// fir_filter
module fir_filter(
    input               		clk,
    input               		n_rst,
    input  		signed	[7:0] 	din,    
    output reg 	signed 	[7:0] 	dout 
);
localparam signed B0 = -24;
localparam signed B1 = -21;
localparam signed B2 =   0;
localparam signed B3 =  37;
localparam signed B4 =  80;
localparam signed B5 = 114;
localparam signed B6 = 127;
reg signed [7:0] din_d;
reg signed [7:0] din_d1;
reg signed [7:0] din_d2;
reg signed [7:0] din_d3;
reg signed [7:0] din_d4;
reg signed [7:0] din_d5;
reg signed [7:0] din_d6;
reg signed [7:0] din_d7;
reg signed [7:0] din_d8;
reg signed [7:0] din_d9;
reg signed [7:0] din_d10;
reg signed [7:0] din_d11;
reg signed [7:0] din_d12;
wire signed [8:0] sum_w0;
wire signed [8:0] sum_w1;
wire signed [8:0] sum_w2;
wire signed [8:0] sum_w3;
wire signed [8:0] sum_w4;
wire signed [8:0] sum_w5;
wire signed [8:0] sum_w6;
wire signed [16:0] mul_0;
wire signed [16:0] mul_1;
wire signed [16:0] mul_2;
wire signed [16:0] mul_3;
wire signed [16:0] mul_4;
wire signed [16:0] mul_5;
wire signed [16:0] mul_6;
reg signed [16:0] mul_0d;
reg signed [16:0] mul_1d;
reg signed [16:0] mul_2d;
reg signed [16:0] mul_3d;
reg signed [16:0] mul_4d;
reg signed [16:0] mul_5d;
reg signed [16:0] mul_6d;
  ...
make LEC_CHECK=0 ABC_AREA=1 CAP_MARGIN=30 CELL_PAD_IN_SITES_GLOBAL_PLACEMENT=0 CORE_ASPECT_RATIO=0.63 CORE_MARGIN=10 CORE_UTILIZATION=40 CTS_CLUSTER_SIZE=63 GPL_TIMING_DRIVEN=0 MIN_ROUTING_LAYER=met1 SLEW_MARGIN=35 finish   # period 6.0 ns
run.sh (not shown) runs the stock make flow with config.mk's settings and CLKGATE_MAP_FILE=.
Next try:
Settings changed: CAP_MARGIN 30 to 20, CELL_PAD_IN_SITES_GLOBAL_PLACEMENT 0 to default, CORE_ASPECT_RATIO 0.63 to default, CORE_MARGIN 10 to 2, CORE_UTILIZATION 40 to 70, CTS_CLUSTER_SIZE 63 to default, GPL_TIMING_DRIVEN 0 to default, MIN_ROUTING_LAYER met1 to default, PLACE_DENSITY_LB_ADDON from default to 0.14, SLEW_MARGIN 35 to 20.
Clock period 6.0 ns to 4.52 ns, I/O delays scaled along.
Outcome: With this change the flow finished with negative setup slack left. Clock skew fell by 0.0041 ns. Routed wire length rose by about a fifth. Final area rose by a few percent. Clock-buffer cell count fell by 3. Die size fell by well over a third. Setup slack got worse by 0.88 ns. Via count rose by roughly a tenth.
Next try:
Settings changed: CORE_UTILIZATION 70 to 72, CTS_CLUSTER_SIZE from default to 99, PLACE_DENSITY_LB_ADDON 0.14 to 0.15, SETUP_SLACK_MARGIN from default to 0.79.
Clock period 4.52 ns to 5.14 ns, I/O delays scaled along.
With this change the flow passed the timing, design-rule and antenna checks.
Worst hold slack barely changes.
Critical path depth goes up by 2.
Final cell count goes down by 0.82%.
Global-route usage goes up by 4.9 points.
Die area goes down by 2.7%.
Cell area goes up by about 4%.
Routed wire length goes up by about 30%.
Utilization goes up by 6.4 points.
Next try:
Settings changed: ABC_AREA 1 to default, CORE_UTILIZATION 72 to 55, CTS_CLUSTER_SIZE 99 to default, PLACE_DENSITY_LB_ADDON 0.15 to default, SETUP_SLACK_MARGIN 0.79 to 0.88, TNS_END_PERCENT from default to 5.
Clock period 5.14 ns to 3.18 ns, I/O delays scaled along.
Effect: This time the run produced a layout that fails on negative setup slack; non-clock buffer count grows by 218; flip-flop count is unchanged; routed wire length shrinks by a quarter to a third; cell area grows by a few percent; via count shrinks by about a fifth.
Next try:
Settings changed: CORE_UTILIZATION 55 to 48, SETUP_SLACK_MARGIN 0.88 to default, TNS_END_PERCENT 5 to default.
Clock period 3.18 ns to 5.55 ns, I/O delays scaled along.
=> With this change the flow finished with timing, DRC and antenna clean. Global-route usage went down by 6.4 points. Die size climbs by 14%. Setup slack improved by 2.0 ns. Fmax decreases by 6.5%. Non-clock buffer count falls by 285. Routed wire length went down by 19%. Clock-buffer cell count rises by 2. Core utilization went down by 19 points. Critical path depth stays the same.
